==> job 3173: inputs <==
==> flow/design.v (excerpt) <==
module Risc_16_bit(
 input clk,
 input rst,
 output [15:0] imem_addr,
 input  [15:0] imem_data,
 output        dmem_we,
 output [2:0]  dmem_addr,
 output [15:0] dmem_wdata
);
 wire jump,bne,beq,mem_read,mem_write,alu_src,reg_dst,mem_to_reg,reg_write;
 wire[1:0] alu_op;
 wire [3:0] opcode;
 Datapath_Unit DU
 (
  .clk(clk),
  .rst(rst),
  .imem_addr(imem_addr),
  .imem_data(imem_data),
  .trace_we(dmem_we),
  .trace_addr(dmem_addr),
  .trace_wdata(dmem_wdata),
  .jump(jump),
  .beq(beq),
  .mem_read(mem_read),
  .mem_write(mem_write),
  .alu_src(alu_src),
  .reg_dst(reg_dst),
  .mem_to_reg(mem_to_reg),
  .reg_write(reg_write),
  .bne(bne),
  .alu_op(alu_op),
  .opcode(opcode)
 );
 Control_Unit control
 (
  .opcode(opcode),
  .reg_dst(reg_dst),
  .mem_to_reg(mem_to_reg),
  .alu_op(alu_op),
  .jump(jump),
  .bne(bne),
  .beq(beq),
  .mem_read(mem_read),
  .mem_write(mem_write),
  .alu_src(alu_src),
  .reg_write(reg_write)
 );
endmodule
Settings: LEC_CHECK=0, ABC_AREA=1, CAP_MARGIN=20, CORE_ASPECT_RATIO=0.94, CORE_MARGIN=2, CORE_UTILIZATION=72, CTS_CLUSTER_DIAMETER=373, CTS_CLUSTER_SIZE=98, PLACE_DENSITY=0.41, SLEW_MARGIN=20; clock period 4.75 ns.
run.sh (not shown) runs the stock make flow with config.mk's settings and CLKGATE_MAP_FILE=.
==> inputs of job 668, as changes to job 3173 <==
==> flow/config.mk (replaced) <==
export PLATFORM = sky130hd
export DESIGN_NAME = Risc_16_bit
export DESIGN_NICKNAME = Risc_16_bit
export VERILOG_FILES = /design/flow/design.v
export SDC_FILE = /design/flow/constraint.sdc
export NUM_CORES = 4
export LEC_CHECK = 0
export CAP_MARGIN = 40
export CELL_PAD_IN_SITES_GLOBAL_PLACEMENT = 0
export CORE_MARGIN = 2
export CORE_UTILIZATION = 67
export CTS_CLUSTER_DIAMETER = 205
export GPL_ROUTABILITY_DRIVEN = 0
export GPL_TIMING_DRIVEN = 1
export SETUP_SLACK_MARGIN = 0.07
export SLEW_MARGIN = 20
export TNS_END_PERCENT = 70
==> flow/constraint.sdc (replaced) <==
create_clock -name core_clock -period 5.23 [get_ports {clk}]
set_input_delay 1.0460 -clock core_clock [delete_from_list [all_inputs] [get_ports {clk}]]
set_output_delay 1.0460 -clock core_clock [all_outputs]
set_load 0.01 [all_outputs]
==> inputs of job 5955, as changes to job 3173 <==
--- a/flow/config.mk
+++ b/flow/config.mk
@@ -9,8 +9,4 @@
 export CAP_MARGIN = 20
-export CORE_ASPECT_RATIO = 0.94
 export CORE_MARGIN = 2
-export CORE_UTILIZATION = 72
-export CTS_CLUSTER_DIAMETER = 373
-export CTS_CLUSTER_SIZE = 98
-export PLACE_DENSITY = 0.41
+export CORE_UTILIZATION = 63
 export SLEW_MARGIN = 20
==> flow/constraint.sdc (replaced) <==
create_clock -name core_clock -period 2.63 [get_ports {clk}]
set_input_delay 0.5260 -clock core_clock [delete_from_list [all_inputs] [get_ports {clk}]]
set_output_delay 0.5260 -clock core_clock [all_outputs]
set_load 0.01 [all_outputs]
==> results <==
quantity                                                                         job 3173                  job 5955                   job 668
Result of the run                                                          did not finish            did not finish  finished with violations
Stage where the flow stopped                                     global routing (5_1_grt)  global routing (5_1_grt)                         -
Violated checks                                                                         -                         -              setup timing
Nets in the synthesized netlist                                                      2490                      2490                      1942
Total instance count after detailed placement                                        3074                      3204                      2584
Multiplexer share                                                                      0%                        0%                     17.3%
Avg Synthesized Cell Area                                                       7.87 um^2                 7.87 um^2                 10.5 um^2
Minimum setup slack after placement                                              -1070 ps                  -2620 ps                   -999 ps
Floorplan Core Area                                                            25800 um^2                29600 um^2                28700 um^2
Ao+oa area frac                                                                     12.5%                     12.5%                     11.6%
Horizontal extent of the die                                                       171 um                    177 um                    175 um
Core Util at FP                                                                     73.3%                     63.8%                     68.0%
Number of different library cells in the post-synthesis netlist                        57                        57                       100
Area fraction in full adders, half adders and majority gates                        4.62%                     4.62%                     4.47%
Xor/xnor cell area share of the yosys netlist                                       1.67%                     1.67%                     1.97%
Chip Height                                                                        161 um                    177 um                    175 um
Cell count after synthesis                                                           2404                      2404                      1856
Row cnt                                                                                57                        63                        62
DP Area                                                                        22600 um^2                23700 um^2                23400 um^2
Die Footprint                                                                  27600 um^2                31400 um^2                30500 um^2
Area of the mapped netlist                                                     18900 um^2                18900 um^2                19500 um^2
Number of buffers created by CTS                                                        6                        29                        30
Most instantiated library cell after synthesis                   sky130_fd_sc_hd__nand2_1  sky130_fd_sc_hd__nand2_1   sky130_fd_sc_hd__nor2_1

---

==> run K: inputs <==
Starting RTL as in the previous note.
// Risc_16_bit
module Risc_16_bit(
 input clk,
 input rst,
 output [15:0] imem_addr,
 input  [15:0] imem_data,
 output        dmem_we,
 output [2:0]  dmem_addr,
 output [15:0] dmem_wdata
);
export LEC_CHECK = 0
export CAP_MARGIN = 40
export CELL_PAD_IN_SITES_GLOBAL_PLACEMENT = 0
export CORE_MARGIN = 2
export CORE_UTILIZATION = 29
export CTS_CLUSTER_DIAMETER = 198
export CTS_CLUSTER_SIZE = 15
export GPL_ROUTABILITY_DRIVEN = 0
export GPL_TIMING_DRIVEN = 1
export MAX_ROUTING_LAYER = met4
export SETUP_SLACK_MARGIN = 0.12
export SLEW_MARGIN = 20
create_clock -name core_clock -period 2.88 [get_ports {clk}]
==> inputs of run M, as changes to run K <==
Settings changed: CAP_MARGIN 40 to 20, CELL_PAD_IN_SITES_GLOBAL_PLACEMENT 0 to unset, CORE_UTILIZATION 29 to 71, CTS_CLUSTER_DIAMETER 198 to unset, CTS_CLUSTER_SIZE 15 to 97, GPL_ROUTABILITY_DRIVEN 0 to unset, GPL_TIMING_DRIVEN 1 to unset, MAX_ROUTING_LAYER met4 to unset, SETUP_SLACK_MARGIN 0.12 to unset.
==> flow/constraint.sdc (replaced) <==
create_clock -name core_clock -period 6.7 [get_ports {clk}]
set_input_delay 1.3400 -clock core_clock [delete_from_list [all_inputs] [get_ports {clk}]]
set_output_delay 1.3400 -clock core_clock [all_outputs]
set_load 0.01 [all_outputs]
==> comparison table <==
metric	run M	run K
Class of the worst hold path	register to register	primary input to register
Crit share post-route	97.1%	166%
Global routing usage on met1	58.4%	26.7%
Tapcell count	341	873
Overall die height	170 microns	263 microns
Pre-Repair DR Iteration Count	12	8
Wire length of the first global-routing pass	101000 microns	110000 microns
Power Total	6.39 mW	16.8 mW
Transition time of the tightest slew-check pin	1190 ps	721 ps
Setup repair after global routing missed its margin	no	yes
Result of the run	no timing/DRC/antenna violations	finished with violations
Reasons for failing layout checks	-	negative setup slack
Area growth syn-to-layout	13.9%	47.4%
CP endpoint	DU.pc_current[8]	DU.pc_current[15]
DR WL met2	30000 microns	35500 microns

---

==> build 55: inputs <==
==> flow/design.v <==
`timescale 1ns / 1ps
module Risc_16_bit(
 input clk,
 input rst,
 output [15:0] imem_addr,
 input  [15:0] imem_data,
 output        dmem_we,
 output [2:0]  dmem_addr,
 output [15:0] dmem_wdata
);
 wire jump,bne,beq,mem_read,mem_write,alu_src,reg_dst,mem_to_reg,reg_write;
 wire[1:0] alu_op;
 wire [3:0] opcode;
 Datapath_Unit DU
 (
  .clk(clk),
  .rst(rst),
  .imem_addr(imem_addr),
  .imem_data(imem_data),
  .trace_we(dmem_we),
  .trace_addr(dmem_addr),
  .trace_wdata(dmem_wdata),
  .jump(jump),
  .beq(beq),
  .mem_read(mem_read),
  .mem_write(mem_write),
  .alu_src(alu_src),
  .reg_dst(reg_dst),
  .mem_to_reg(mem_to_reg),
  .reg_write(reg_write),
  .bne(bne),
  .alu_op(alu_op),
  .opcode(opcode)
 );
 Control_Unit control
 (
  .opcode(opcode),
  .reg_dst(reg_dst),
  .mem_to_reg(mem_to_reg),
  .alu_op(alu_op),
  .jump(jump),
  .bne(bne),
  .beq(beq),
  .mem_read(mem_read),
  .mem_write(mem_write),
  .alu_src(alu_src),
  .reg_write(reg_write)
 );
endmodule
`timescale 1ns / 1ps
module Datapath_Unit(
 input clk,
 input rst,
 output [15:0] imem_addr,
 input  [15:0] imem_data,
 output trace_we,
 output [2:0] trace_addr,
 output [15:0] trace_wdata,
 input jump,beq,mem_read,mem_write,alu_src,reg_dst,mem_to_reg,reg_write,bne,
 input[1:0] alu_op,
 output[3:0] opcode
);
 reg  [15:0] pc_current;
 wire [15:0] pc_next,pc2;
 wire [15:0] instr;
 wire [2:0] reg_write_dest;
 wire [15:0] reg_write_data;
 wire [2:0] reg_read_addr_1;
 wire [15:0] reg_read_data_1;
 wire [2:0] reg_read_addr_2;
 wire [15:0] reg_read_data_2;
 wire [15:0] ext_im,read_data2;
 wire [2:0] ALU_Control;
 wire [15:0] ALU_out;
 wire zero_flag;
 wire [15:0] PC_j, PC_beq, PC_2beq,PC_2bne,PC_bne;
 wire beq_control;
 wire bne_control;
 wire [12:0] jump_shift;
 wire [15:0] mem_read_data;
 always @(posedge clk)
 begin 
   if (rst)
     pc_current <= 16'd0;
   else
     pc_current <= pc_next;
 end
 assign pc2 = pc_current + 16'd2;
 assign imem_addr = pc_current;
 assign instr = imem_data;
 assign jump_shift = {instr[11:0],1'b0};
 assign reg_write_dest = (reg_dst==1'b1) ? instr[5:3] :instr[8:6];
 assign reg_read_addr_1 = instr[11:9];
 assign reg_read_addr_2 = instr[8:6];
 GPRs reg_file
 (
  .clk(clk),
  .rst(rst),
  .reg_write_en(reg_write),
  .reg_write_dest(reg_write_dest),
  .reg_write_data(reg_write_data),
  .reg_read_addr_1(reg_read_addr_1),
  .reg_read_data_1(reg_read_data_1),
  .reg_read_addr_2(reg_read_addr_2),
  .reg_read_data_2(reg_read_data_2)
 );
 assign ext_im = {{10{instr[5]}},instr[5:0]};  
 alu_control ALU_Control_unit(.ALUOp(alu_op),.Opcode(instr[15:12]),.ALU_Cnt(ALU_Control));
 assign read_data2 = (alu_src==1'b1) ? ext_im : reg_read_data_2;
 ALU alu_unit(.a(reg_read_data_1),.b(read_data2),.alu_control(ALU_Control),.result(ALU_out),.zero(zero_flag));
 assign PC_beq = pc2 + {ext_im[14:0],1'b0};
 assign PC_bne = pc2 + {ext_im[14:0],1'b0};
 assign beq_control = beq & zero_flag;
 assign bne_control = bne & (~zero_flag);
 assign PC_2beq = (beq_control==1'b1) ? PC_beq : pc2;
 assign PC_2bne = (bne_control==1'b1) ? PC_bne : PC_2beq;
 assign PC_j = {pc2[15:13],jump_shift};
 assign pc_next = (jump == 1'b1) ? PC_j :  PC_2bne;
  Data_Memory dm
   (
    .clk(clk),
    .rst(rst),
    .trace_we(trace_we),
    .trace_addr(trace_addr),
    .trace_wdata(trace_wdata),
    .mem_access_addr(ALU_out),
    .mem_write_data(reg_read_data_2),
    .mem_write_en(mem_write),
    .mem_read(mem_read),
    .mem_read_data(mem_read_data)
   );
 assign reg_write_data = (mem_to_reg == 1'b1)?  mem_read_data: ALU_out;
 assign opcode = instr[15:12];
endmodule
`timescale 1ns / 1ps
module Control_Unit(
      input[3:0] opcode,
      output reg[1:0] alu_op,
      output reg jump,beq,bne,mem_read,mem_write,alu_src,reg_dst,mem_to_reg,reg_write    
    );
always @(*)
begin
 case(opcode) 
 4'b0000:  
   begin
    reg_dst = 1'b0;
    alu_src = 1'b1;
    mem_to_reg = 1'b1;
    reg_write = 1'b1;
    mem_read = 1'b1;
    mem_write = 1'b0;
    beq = 1'b0;
    bne = 1'b0;
    alu_op = 2'b00;
    jump = 1'b0;   
   end
 4'b0001: 
   begin
    reg_dst = 1'b0;
    alu_src = 1'b1;
    mem_to_reg = 1'b0;
    reg_write = 1'b0;
    mem_read = 1'b0;
    mem_write = 1'b1;
    beq = 1'b0;
    bne = 1'b0;
    alu_op = 2'b00;
    jump = 1'b0;   
   end
 4'b0010:  
   begin
    reg_dst = 1'b1;
    alu_src = 1'b0;
    mem_to_reg = 1'b0;
    reg_write = 1'b1;
    mem_read = 1'b0;
    mem_write = 1'b0;
    beq = 1'b0;
    bne = 1'b0;
    alu_op = 2'b10;
    jump = 1'b0;   
   end
 4'b0011:  
   begin
    reg_dst = 1'b1;
    alu_src = 1'b0;
    mem_to_reg = 1'b0;
    reg_write = 1'b1;
    mem_read = 1'b0;
    mem_write = 1'b0;
    beq = 1'b0;
    bne = 1'b0;
    alu_op = 2'b10;
    jump = 1'b0;   
   end
 4'b0100:  
   begin
    reg_dst = 1'b1;
    alu_src = 1'b0;
    mem_to_reg = 1'b0;
    reg_write = 1'b1;
    mem_read = 1'b0;
    mem_write = 1'b0;
    beq = 1'b0;
    bne = 1'b0;
    alu_op = 2'b10;
    jump = 1'b0;   
   end
 4'b0101:  
   begin
    reg_dst = 1'b1;
    alu_src = 1'b0;
    mem_to_reg = 1'b0;
    reg_write = 1'b1;
    mem_read = 1'b0;
    mem_write = 1'b0;
    beq = 1'b0;
    bne = 1'b0;
    alu_op = 2'b10;
    jump = 1'b0;   
   end
 4'b0110:  
   begin
    reg_dst = 1'b1;
    alu_src = 1'b0;
    mem_to_reg = 1'b0;
    reg_write = 1'b1;
    mem_read = 1'b0;
    mem_write = 1'b0;
    beq = 1'b0;
    bne = 1'b0;
    alu_op = 2'b10;
    jump = 1'b0;   
   end
 4'b0111:  
   begin
    reg_dst = 1'b1;
    alu_src = 1'b0;
    mem_to_reg = 1'b0;
    reg_write = 1'b1;
    mem_read = 1'b0;
    mem_write = 1'b0;
    beq = 1'b0;
    bne = 1'b0;
    alu_op = 2'b10;
    jump = 1'b0;   
   end
 4'b1000:  
   begin
    reg_dst = 1'b1;
    alu_src = 1'b0;
    mem_to_reg = 1'b0;
    reg_write = 1'b1;
    mem_read = 1'b0;
    mem_write = 1'b0;
    beq = 1'b0;
    bne = 1'b0;
    alu_op = 2'b10;
    jump = 1'b0;   
   end
 4'b1001:  
   begin
    reg_dst = 1'b1;
    alu_src = 1'b0;
    mem_to_reg = 1'b0;
    reg_write = 1'b1;
    mem_read = 1'b0;
    mem_write = 1'b0;
    beq = 1'b0;
    bne = 1'b0;
    alu_op = 2'b10;
    jump = 1'b0;   
   end
 4'b1011: 
   begin
    reg_dst = 1'b0;
    alu_src = 1'b0;
    mem_to_reg = 1'b0;
    reg_write = 1'b0;
    mem_read = 1'b0;
    mem_write = 1'b0;
    beq = 1'b1;
    bne = 1'b0;
    alu_op = 2'b01;
    jump = 1'b0;   
   end
 4'b1100:
   begin
    reg_dst = 1'b0;
    alu_src = 1'b0;
    mem_to_reg = 1'b0;
    reg_write = 1'b0;
    mem_read = 1'b0;
    mem_write = 1'b0;
    beq = 1'b0;
    bne = 1'b1;
    alu_op = 2'b01;
    jump = 1'b0;   
   end
 4'b1101: 
   begin
    reg_dst = 1'b0;
    alu_src = 1'b0;
    mem_to_reg = 1'b0;
    reg_write = 1'b0;
    mem_read = 1'b0;
    mem_write = 1'b0;
    beq = 1'b0;
    bne = 1'b0;
    alu_op = 2'b00;
    jump = 1'b1;   
   end   
 default: begin
    reg_dst = 1'b1;
    alu_src = 1'b0;
    mem_to_reg = 1'b0;
    reg_write = 1'b1;
    mem_read = 1'b0;
    mem_write = 1'b0;
    beq = 1'b0;
    bne = 1'b0;
    alu_op = 2'b00;
    jump = 1'b0; 
   end
 endcase
 end
endmodule
`timescale 1ns / 1ps
module alu_control(
    input [1:0] ALUOp,
    input [3:0] Opcode,
    output reg [2:0] ALU_Cnt
);
always @(*) begin
    case(ALUOp)
        2'b00: ALU_Cnt = 3'b000;  
        2'b01: ALU_Cnt = 3'b001;  
        2'b10: begin  
            case(Opcode)
                4'b0010: ALU_Cnt = 3'b000;  
                4'b0011: ALU_Cnt = 3'b001;  
                4'b0100: ALU_Cnt = 3'b010;  
                4'b0101: ALU_Cnt = 3'b011;  
                4'b0110: ALU_Cnt = 3'b100;  
                4'b0111: ALU_Cnt = 3'b101;  
                4'b1000: ALU_Cnt = 3'b110;  
                4'b1001: ALU_Cnt = 3'b111;  
                default: ALU_Cnt = 3'b000;
            endcase
        end
        default: ALU_Cnt = 3'b000;
    endcase
end
endmodule
module ALU(
 input  [15:0] a,  
 input  [15:0] b,  
 input  [2:0] alu_control, 
 output reg [15:0] result,  
 output zero
    );
always @(*)
begin 
 case(alu_control)
 3'b000: result = a + b; 
 3'b001: result = a - b; 
 3'b010: result = ~a;
 3'b011: result = a<<b;
 3'b100: result = a>>b;
 3'b101: result = a & b;
 3'b110: result = a | b; 
 3'b111: begin if (a<b) result = 16'd1;
    else result = 16'd0;
    end
 default:result = a + b; 
 endcase
end
assign zero = (result==16'd0) ? 1'b1: 1'b0;
endmodule
`timescale 1ns / 1ps
module GPRs(
 input    clk,
 input    rst,
 input    reg_write_en,
 input  [2:0] reg_write_dest,
 input  [15:0] reg_write_data,
 input  [2:0] reg_read_addr_1,
 output  [15:0] reg_read_data_1,
 input  [2:0] reg_read_addr_2,
 output  [15:0] reg_read_data_2
);
 reg [15:0] reg_array [7:0];
 integer i;
 always @ (posedge clk ) begin
   if (rst) begin
    for(i=0;i<8;i=i+1)
     reg_array[i] <= 16'd0;
   end
   else if(reg_write_en) begin
    reg_array[reg_write_dest] <= reg_write_data;
   end
 end
 assign reg_read_data_1 = reg_array[reg_read_addr_1];
 assign reg_read_data_2 = reg_array[reg_read_addr_2];
endmodule
`timescale 1ns / 1ps
module Data_Memory(
 input clk,
 input rst,
 output reg        trace_we,
 output reg [2:0]  trace_addr,
 output reg [15:0] trace_wdata,
 input [15:0]   mem_access_addr,
 input [15:0]   mem_write_data,
 input     mem_write_en,
 input mem_read,
 output [15:0]   mem_read_data
);
reg [16 - 1:0] memory [8 - 1:0];
wire [2:0] ram_addr=mem_access_addr[2:0];
integer i;
 always @(posedge clk) begin
  if (rst) begin
   for (i = 0; i < 8; i = i + 1)
    memory[i] <= 16'd0;
  end
  else if (mem_write_en)
   memory[ram_addr] <= mem_write_data;
 end
 always @(posedge clk) begin
  if (rst) begin
   trace_we    <= 1'b0;
   trace_addr  <= 3'd0;
   trace_wdata <= 16'd0;
  end
  else begin
   trace_we    <= mem_write_en;
   trace_addr  <= ram_addr;
   trace_wdata <= mem_write_data;
  end
 end
 assign mem_read_data = (mem_read==1'b1) ? memory[ram_addr]: 16'd0; 
endmodule
==> flow/run.sh <==
#!/bin/bash
# the make line also repeats each setting of config.mk as NAME=value (left out here)
make -C /OpenROAD-flow-scripts/flow DESIGN_CONFIG=/design/flow/config.mk WORK_HOME=/design/flow/orfs CLKGATE_MAP_FILE= finish
==> flow/config.mk <==
export PLATFORM = sky130hd
export DESIGN_NAME = Risc_16_bit
export DESIGN_NICKNAME = Risc_16_bit
export VERILOG_FILES = /design/flow/design.v
export SDC_FILE = /design/flow/constraint.sdc
export NUM_CORES = 4
export LEC_CHECK = 0
export ABC_AREA = 1
export CAP_MARGIN = 20
export CORE_MARGIN = 2
export CORE_UTILIZATION = 72
export CTS_CLUSTER_SIZE = 22
export PLACE_DENSITY_LB_ADDON = 0.15
export SETUP_SLACK_MARGIN = 0.69
export SLEW_MARGIN = 20
==> flow/constraint.sdc <==
create_clock -name core_clock -period 2.37 [get_ports {clk}]
set_input_delay 0.4740 -clock core_clock [delete_from_list [all_inputs] [get_ports {clk}]]
set_output_delay 0.4740 -clock core_clock [all_outputs]
set_load 0.01 [all_outputs]
==> trial 56: changes against build 55 <==
CORE_ASPECT_RATIO = 0.94   (was not set)
CORE_UTILIZATION = 65   (was 72)
CTS_CLUSTER_DIAMETER = 373   (was not set)
CTS_CLUSTER_SIZE = 98   (was 22)
PLACE_DENSITY = 0.4   (was not set)
PLACE_DENSITY_LB_ADDON = not set   (was 0.15)
SETUP_SLACK_MARGIN = not set   (was 0.69)
TNS_END_PERCENT = 10   (was not set)
==> flow/constraint.sdc (replaced) <==
create_clock -name core_clock -period 3.51 [get_ports {clk}]
set_input_delay 0.7020 -clock core_clock [delete_from_list [all_inputs] [get_ports {clk}]]
set_output_delay 0.7020 -clock core_clock [all_outputs]
set_load 0.01 [all_outputs]
==> results <==
Build 55 stopped in clock tree synthesis with DPL-0038. Trial 56 died in global routing. Die area: trial 56 is larger than build 55 (11%). Synthesized area is the same in build 55 and trial 56. In synthesized cell count, build 55 and trial 56 do not differ.
==> figures <==
item                                                                        trial 56                   build 55
Result of the run                                          aborted with a tool error  aborted with a tool error
Failing step                                                          global routing       clock tree synthesis
Post-placement cell area                                                0.0232 sq mm               0.0236 sq mm
Die Y-Extent                                                             169 microns                166 microns
Quantity of I/O buffers inserted on ports                                         52                         52
Floorplan row count                                                               60                         59
Flip-flop and latch count after synthesis                                        291                        291
Synthesized area divided by synthesized cell count                        7.87 sq um                 7.87 sq um
# Cells Yosys                                                                   2404                       2404
Final weighted congestion in routability-driven placement                      0.980                       1.14
Detailed placement HPWL                                                51400 microns              59100 microns
Pre-Place Util                                                                 0.661                      0.730
Chip area                                                               0.0305 sq mm               0.0276 sq mm
Post-synthesis sequential area ratio                                           0.444                      0.444
Floorplan Core Area                                                     0.0286 sq mm               0.0259 sq mm
Cell Type Count                                                                   57                         57
Syn Std Cell Area                                                       0.0189 sq mm               0.0189 sq mm
Top-count cell post-synth                                                    nand2_1                    nand2_1
Die extent in x                                                          180 microns                166 microns
Pre-CTS WS                                                                  -1.93 ns                   -3.35 ns
Placed cells                                                                    3153                       3139
Synth top area share                                                           0.406                      0.406
No activity file was given, so power comes from the tool's default toggle rates.
